==> run Y <==
Design cordic_magphase, start of the top module:
module cordic_magphase #(
    parameter integer INPUT_WIDTH      = 16,
    parameter integer INT_WIDTH        = 32,
    parameter integer ITERATIONS       = 32,
    parameter integer GAIN_FRAC_BITS   = 28,
    parameter integer OUTPUT_FRAC_BITS = 14
) (
    input  wire                          clk,
    input  wire                          rst_n,
    input  wire                          start,
    input  wire signed [INPUT_WIDTH-1:0] x_in,
    input  wire signed [INPUT_WIDTH-1:0] y_in,
    output reg                           busy,
    output reg                           done,
    output reg  signed [INT_WIDTH-1:0]   magnitude,
    output reg  signed [INT_WIDTH-1:0]   phase
);
export LEC_CHECK = 0
export ABC_AREA = 1
export CAP_MARGIN = 20
export CELL_PAD_IN_SITES_DETAIL_PLACEMENT = 0
export CELL_PAD_IN_SITES_GLOBAL_PLACEMENT = 3
export CORE_ASPECT_RATIO = 0.85
export CORE_MARGIN = 10
export CORE_UTILIZATION = 25
export CTS_CLUSTER_DIAMETER = 170
export CTS_CLUSTER_SIZE = 88
export GPL_TIMING_DRIVEN = 0
export SLEW_MARGIN = 20
export TNS_END_PERCENT = 40
create_clock -name core_clock -period 6.44 [get_ports {clk}]
run.sh (not shown) runs the stock make flow with config.mk's settings and CLKGATE_MAP_FILE=.
==> run B: changes against run Y <==
- ABC_AREA: 1 -> default
- CELL_PAD_IN_SITES_GLOBAL_PLACEMENT: 3 -> 0
- CORE_MARGIN: 10 -> 4
- CORE_UTILIZATION: 25 -> 54
- CTS_CLUSTER_SIZE: 88 -> default
- GPL_TIMING_DRIVEN: 0 -> default
- PLACE_DENSITY_LB_ADDON: default -> 0.16
- TNS_END_PERCENT: 40 -> default
==> flow/constraint.sdc (replaced) <==
create_clock -name core_clock -period 7.16 [get_ports {clk}]
set_input_delay 1.4320 -clock core_clock [delete_from_list [all_inputs] [get_ports {clk}]]
set_output_delay 1.4320 -clock core_clock [all_outputs]
set_load 0.01 [all_outputs]
==> run E: changes against run Y <==
- ABC_AREA: 1 -> default
- CELL_PAD_IN_SITES_DETAIL_PLACEMENT: 0 -> default
- CELL_PAD_IN_SITES_GLOBAL_PLACEMENT: 3 -> default
- CORE_ASPECT_RATIO: 0.85 -> default
- CORE_MARGIN: 10 -> 2
- CORE_UTILIZATION: 25 -> 51
- CTS_CLUSTER_DIAMETER: 170 -> default
- CTS_CLUSTER_SIZE: 88 -> 100
- GPL_TIMING_DRIVEN: 0 -> default
- TNS_END_PERCENT: 40 -> default
==> flow/constraint.sdc (replaced) <==
create_clock -name core_clock -period 18.8 [get_ports {clk}]
set_input_delay 3.7600 -clock core_clock [delete_from_list [all_inputs] [get_ports {clk}]]
set_output_delay 3.7600 -clock core_clock [all_outputs]
set_load 0.01 [all_outputs]
==> run G: changes against run Y <==
- ABC_AREA: 1 -> default
- CELL_PAD_IN_SITES_DETAIL_PLACEMENT: 0 -> default
- CORE_ASPECT_RATIO: 0.85 -> default
- CORE_MARGIN: 10 -> 2
- CORE_UTILIZATION: 25 -> 40
- CTS_CLUSTER_DIAMETER: 170 -> default
- GPL_TIMING_DRIVEN: 0 -> default
- HOLD_SLACK_MARGIN: default -> 0.02
- MAX_ROUTING_LAYER: default -> met4
- PLACE_DENSITY_LB_ADDON: default -> 0.13
- SLEW_MARGIN: 20 -> 5
- TNS_END_PERCENT: 40 -> default
==> flow/constraint.sdc (replaced) <==
create_clock -name core_clock -period 20.0 [get_ports {clk}]
set_input_delay 4.0000 -clock core_clock [delete_from_list [all_inputs] [get_ports {clk}]]
set_output_delay 4.0000 -clock core_clock [all_outputs]
set_load 0.01 [all_outputs]
==> results.rst <==
Synthesis and place-and-route
=============================

.. list-table::
   :header-rows: 1

   * - Metric
     - Value
   * - Run status
     - failed layout checks
   * - Failing layout criteria
     - negative setup slack
   * - Number of well-tap cells placed
     - 729
   * - Post-synthesis instance total
     - 3625
   * - Termination of the worst setup path
     - phase[30]$_DFFE_PN0P_
   * - Weighted congestion at the end of routability-driven global placement
     - 0.9968
   * - # setup viols final
     - 30
   * - Core region area
     - 54760 um2
   * - Antenna Diode Count
     - 0
   * - Unique cell type count in the Yosys netlist
     - 115
   * - Worst path setup slack after routing
     - -222.9 ps
The numbers above come from run B.

==> results.rst <==
Synthesis and place-and-route
=============================

.. list-table::
   :header-rows: 1

   * - Metric
     - Value
   * - Post-synthesis instance total
     - 3625
   * - Termination of the worst setup path
     - phase[25]$_DFFE_PN0P_
   * - Core region area
     - 57810 um2
   * - Run status
     - timing/DRC/antenna clean
   * - Unique cell type count in the Yosys netlist
     - 115
   * - Antenna Diode Count
     - 0
   * - # setup viols final
     - 0
   * - Weighted congestion at the end of routability-driven global placement
     - 0.9644
   * - Worst path setup slack after routing
     - 8705 ps
   * - Sequential portion of the cell area
     - 0.1260
The numbers above come from run E.

==> results.rst <==
Synthesis and place-and-route
=============================

.. list-table::
   :header-rows: 1

   * - Metric
     - Value
   * - Failing layout criteria
     - negative setup slack
   * - Area occupied by registers
     - 4079 um2
   * - Unique cell type count in the Yosys netlist
     - 64
   * - Routed wire per std cell
     - 22.74 um
   * - Number of well-tap cells placed
     - 1736
   * - Worst path setup slack after routing
     - -348.3 ps
   * - Run status
     - failed layout checks
   * - # setup viols final
     - 45
   * - Clock buf/inv share
     - 0.01536
   * - Count of multi-input gates
     - 4007
   * - Critical path arrival
     - 7220 ps
   * - Antenna Diode Count
     - 5
   * - Post-synthesis instance total
     - 5135
   * - Clock Tree Buf Depth
     - 2
   * - Share of synthesized cell area in and, or, nand and nor gates
     - 0.3038
   * - Weighted congestion at the end of routability-driven global placement
     - 0.9341
   * - Termination of the worst setup path
     - phase[4]$_DFFE_PN0P_
   * - Core region area
     - 129900 um2
The numbers above come from run Y.

==> results.rst <==
Synthesis and place-and-route
=============================

.. list-table::
   :header-rows: 1

   * - Metric
     - Value
   * - Worst-path clk slew
     - 90 ps
   * - Weighted congestion at the end of routability-driven global placement
     - 0.8616
   * - Post-synthesis instance total
     - 3625
   * - Number of well-tap cells placed
     - 969
   * - Core region area
     - 74200 um2
   * - Termination of the worst setup path
     - phase[4]$_DFFE_PN0P_
   * - Antenna Diode Count
     - 0
   * - Number of global-route vias before repair
     - 27040
   * - Launch instance of the worst register-to-register path
     - iter_cnt[1]$_DFFE_PN0P_
   * - Global-route wire length before repair
     - 159100 um
   * - Least-Margin Pin Slew
     - 1104 ps
   * - Maximum clock frequency
     - 99.10 MHz
   * - Run status
     - timing/DRC/antenna clean
   * - Total cells reported by yosys after synthesis
     - 3625
   * - Initial DRC Count
     - 1836
   * - # setup viols final
     - 0
   * - Final instance count without filler cells
     - 4597
   * - Total of flip-flops plus latches after synthesis
     - 160
The numbers above come from run G.


---

==> run a: inputs <==
==> flow/design.v <==
module cordic_magphase #(
    parameter integer INPUT_WIDTH      = 16,
    parameter integer INT_WIDTH        = 32,
    parameter integer ITERATIONS       = 32,
    parameter integer GAIN_FRAC_BITS   = 28,
    parameter integer OUTPUT_FRAC_BITS = 14
) (
    input  wire                          clk,
    input  wire                          rst_n,
    input  wire                          start,
    input  wire signed [INPUT_WIDTH-1:0] x_in,
    input  wire signed [INPUT_WIDTH-1:0] y_in,
    output reg                           busy,
    output reg                           done,
    output reg  signed [INT_WIDTH-1:0]   magnitude,
    output reg  signed [INT_WIDTH-1:0]   phase
);
    localparam IDLE         = 2'd0;
    localparam ITERATE      = 2'd1;
    localparam POST_PROCESS = 2'd2;
    localparam DONE_STATE   = 2'd3;
    reg [1:0] state, state_next;
    reg signed [INT_WIDTH-1:0] x_reg, y_reg, x_next, y_next;
    reg signed [INT_WIDTH-1:0] z_reg, z_next;
    reg [5:0]                  iter_cnt, iter_cnt_next;
    reg signed [1:0] pi_correction, pi_correction_next;  
    localparam [31:0] PI_CONST32    = 32'h3243F6A8;  
    localparam [31:0] TWOPI_CONST32 = 32'h6487ED51;  
    localparam [31:0] K_INV32       = 32'd162600000;
    localparam signed [INT_WIDTH-1:0] PI_CONST    = {{(INT_WIDTH-32){PI_CONST32[31]}}, PI_CONST32};
    localparam signed [INT_WIDTH-1:0] TWOPI_CONST = {{(INT_WIDTH-32){TWOPI_CONST32[31]}}, TWOPI_CONST32};
    localparam signed [INT_WIDTH-1:0] K_INV       = {{(INT_WIDTH-32){K_INV32[31]}}, K_INV32};
    function signed [31:0] atan_lut;
        input [4:0] idx;
        begin
            case (idx)
                4'd0:  atan_lut = 32'sh0C90FDAA;
                4'd1:  atan_lut = 32'sh076B19C1;
                4'd2:  atan_lut = 32'sh03EB6EBF;
                4'd3:  atan_lut = 32'sh01FD5BA9;
                4'd4:  atan_lut = 32'sh00FFAAE0;
                4'd5:  atan_lut = 32'sh007FF55B;
                4'd6:  atan_lut = 32'sh003FFEA8;
                4'd7:  atan_lut = 32'sh001FFFDA;
                4'd8:  atan_lut = 32'sh000FFFEF;
                4'd9:  atan_lut = 32'sh0007FFFF;
                4'd10: atan_lut = 32'sh0003FFFF;
                4'd11: atan_lut = 32'sh0001FFFF;
                4'd12: atan_lut = 32'sh0000FFFF;
                4'd13: atan_lut = 32'sh00007FFF;
                4'd14: atan_lut = 32'sh00003FFF;
                4'd15: atan_lut = 32'sh00001FFF;  
                5'd16: atan_lut = 32'sh00000FFF;  
                5'd17: atan_lut = 32'sh000007FF;  
                5'd18: atan_lut = 32'sh000003FF;  
                5'd19: atan_lut = 32'sh000001FF;  
                5'd20: atan_lut = 32'sh000000FF;  
                5'd21: atan_lut = 32'sh0000007F;  
                5'd22: atan_lut = 32'sh0000003F;  
                5'd23: atan_lut = 32'sh0000001F;  
                5'd24: atan_lut = 32'sh0000000F;  
                5'd25: atan_lut = 32'sh00000007;  
                5'd26: atan_lut = 32'sh00000003;  
                5'd27: atan_lut = 32'sh00000001;  
                default: atan_lut = 32'sh00000000;  
            endcase
        end
    endfunction
    wire signed [47:0] mag_prod = x_reg * K_INV;  
    wire signed [INT_WIDTH-1:0] mag_corr = mag_prod >>> GAIN_FRAC_BITS;
    reg  signed [INT_WIDTH-1:0] phase_tmp;
    always @(posedge clk or negedge rst_n) begin
        if (!rst_n) begin
            state     <= IDLE;
            busy      <= 1'b0;
            done      <= 1'b0;
            x_reg     <= 0;
            y_reg     <= 0;
            z_reg     <= 0;
            iter_cnt  <= 0;
            magnitude <= 0;
            phase     <= 0;
            pi_correction <= 2'sd0;
        end else begin
            state    <= state_next;
            x_reg    <= x_next;
            y_reg    <= y_next;
            z_reg    <= z_next;
            iter_cnt <= iter_cnt_next;
            pi_correction <= pi_correction_next;
            busy     <= (state_next != IDLE) && (state_next != DONE_STATE);
            done     <= (state_next == DONE_STATE);
            if (state_next == DONE_STATE) begin
                magnitude <= ((mag_corr < 0) ? -mag_corr : mag_corr) << OUTPUT_FRAC_BITS;
                case (pi_correction)
                    -2'sd1: phase_tmp = z_next - PI_CONST;
                    2'sd0:  phase_tmp = z_next;
                    default: phase_tmp = z_next + PI_CONST;
                endcase
                if (phase_tmp > PI_CONST)
                    phase_tmp = phase_tmp - TWOPI_CONST;
                else if (phase_tmp < -PI_CONST)
                    phase_tmp = phase_tmp + TWOPI_CONST;
                phase <= phase_tmp;
            end
        end
    end
    always @* begin
        state_next          = state;
        x_next              = x_reg;
        y_next              = y_reg;
        z_next              = z_reg;
        iter_cnt_next       = iter_cnt;
        pi_correction_next  = pi_correction;
        case (state)
            IDLE, DONE_STATE: begin
                if (start) begin
                    x_next = {{(INT_WIDTH-INPUT_WIDTH){x_in[INPUT_WIDTH-1]}}, x_in};
                    y_next = {{(INT_WIDTH-INPUT_WIDTH){y_in[INPUT_WIDTH-1]}}, y_in};
                    if (x_next < 0) begin
                        x_next = -x_next;
                        y_next = -y_next;
                        pi_correction_next = (y_next >= 0) ? 2'sd1 : -2'sd1;
                    end else begin
                        pi_correction_next = 2'sd0;
                    end
                    z_next        = 0;
                    iter_cnt_next = 0;
                    state_next    = ITERATE;
                end else begin
                    state_next    = IDLE;
                end
            end
            ITERATE: begin
                if (iter_cnt < ITERATIONS) begin
                    if (y_reg >= 0) begin
                        x_next = x_reg + (y_reg >>> iter_cnt);
                        y_next = y_reg - (x_reg >>> iter_cnt);
                        z_next = z_reg + atan_lut(iter_cnt[4:0]);
                    end else begin
                        x_next = x_reg - (y_reg >>> iter_cnt);
                        y_next = y_reg + (x_reg >>> iter_cnt);
                        z_next = z_reg - atan_lut(iter_cnt[4:0]);
                    end
                    iter_cnt_next = iter_cnt + 1'b1;
                    if (iter_cnt == ITERATIONS-1)
                        state_next = POST_PROCESS;
                end else begin
                    state_next = POST_PROCESS;
                end
            end
            POST_PROCESS: begin
                state_next = DONE_STATE;
            end
            default: state_next = IDLE;
        endcase
    end
endmodule
==> flow/run.sh <==
#!/bin/bash
# the make line also repeats each setting of config.mk as NAME=value (left out here)
make -C /OpenROAD-flow-scripts/flow DESIGN_CONFIG=/design/flow/config.mk WORK_HOME=/design/flow/orfs CLKGATE_MAP_FILE= finish
==> flow/config.mk <==
export PLATFORM = sky130hd
export DESIGN_NAME = cordic_magphase
export DESIGN_NICKNAME = cordic_magphase
export VERILOG_FILES = /design/flow/design.v
export SDC_FILE = /design/flow/constraint.sdc
export NUM_CORES = 4
export LEC_CHECK = 0
export ABC_AREA = 1
export CAP_MARGIN = 20
export CORE_MARGIN = 2
export CORE_UTILIZATION = 68
export CTS_CLUSTER_DIAMETER = 352
export CTS_CLUSTER_SIZE = 100
export PLACE_DENSITY = 0.4
export SLEW_MARGIN = 20
export TNS_END_PERCENT = 10
==> flow/constraint.sdc <==
create_clock -name core_clock -period 11.3 [get_ports {clk}]
set_input_delay 2.2600 -clock core_clock [delete_from_list [all_inputs] [get_ports {clk}]]
set_output_delay 2.2600 -clock core_clock [all_outputs]
set_load 0.01 [all_outputs]
==> inputs of run b, as changes to run a <==
==> flow/config.mk (replaced) <==
export PLATFORM = sky130hd
export DESIGN_NAME = cordic_magphase
export DESIGN_NICKNAME = cordic_magphase
export VERILOG_FILES = /design/flow/design.v
export SDC_FILE = /design/flow/constraint.sdc
export NUM_CORES = 4
export LEC_CHECK = 0
export CAP_MARGIN = 20
export CORE_MARGIN = 2
export CORE_UTILIZATION = 72
export CTS_CLUSTER_SIZE = 49
export MAX_ROUTING_LAYER = met4
export PLACE_DENSITY_LB_ADDON = 0.01
export SETUP_SLACK_MARGIN = 2.39
export SLEW_MARGIN = 20
export TNS_END_PERCENT = 5
==> flow/constraint.sdc (replaced) <==
create_clock -name core_clock -period 8.45 [get_ports {clk}]
set_input_delay 1.6900 -clock core_clock [delete_from_list [all_inputs] [get_ports {clk}]]
set_output_delay 1.6900 -clock core_clock [all_outputs]
set_load 0.01 [all_outputs]
==> inputs of run c, as changes to run a <==
==> flow/config.mk (replaced) <==
export PLATFORM = sky130hd
export DESIGN_NAME = cordic_magphase
export DESIGN_NICKNAME = cordic_magphase
export VERILOG_FILES = /design/flow/design.v
export SDC_FILE = /design/flow/constraint.sdc
export NUM_CORES = 4
export LEC_CHECK = 0
export CAP_MARGIN = 20
export CORE_MARGIN = 2
export CORE_UTILIZATION = 72
export CTS_CLUSTER_DIAMETER = 199
export CTS_CLUSTER_SIZE = 28
export HOLD_SLACK_MARGIN = -0.08
export MAX_ROUTING_LAYER = met4
export SLEW_MARGIN = 20
==> flow/constraint.sdc (replaced) <==
create_clock -name core_clock -period 13.7 [get_ports {clk}]
set_input_delay 2.7400 -clock core_clock [delete_from_list [all_inputs] [get_ports {clk}]]
set_output_delay 2.7400 -clock core_clock [all_outputs]
set_load 0.01 [all_outputs]
==> results <==
- Non-clock buffer count, lowest first: run a, run c, run b.
- Register-to-register slack, highest first: run c, run a, run b.
- In run b the global-route usage is higher than in run a, by 8.2 points.
- The lowest sequential share of layout area belongs to run b, the highest to run c.
- In synthesized cell count, run b and run c do not differ.
==> figures <==
| item | run c | run a | run b |
|---|---|---|---|
| Share of the core filled by cells before placement | 73.0% | 68.7% | 73.0% |
| Top cell type by total area after synthesis | sky130_fd_sc_hd__ha_1 | sky130_fd_sc_hd__nand2_1 | sky130_fd_sc_hd__ha_1 |
| Maximum operating frequency | 102 MHz | 113 MHz | 127 MHz |
| Run status | timing/DRC/antenna clean | timing/DRC/antenna clean | timing/DRC/antenna clean |
| Cell area after technology mapping | 29,900 um2 | 32,600 um2 | 29,900 um2 |
| Logic gate fraction of the total cell area | 75.3% | 72.3% | 73.6% |
| Global Route met2 Usage | 74.7% | 63.8% | 76.3% |
| Non-CTS buffers | 126 | 113 | 283 |
| Final Critical Period | 9800 ps | 8810 ps | 7900 ps |
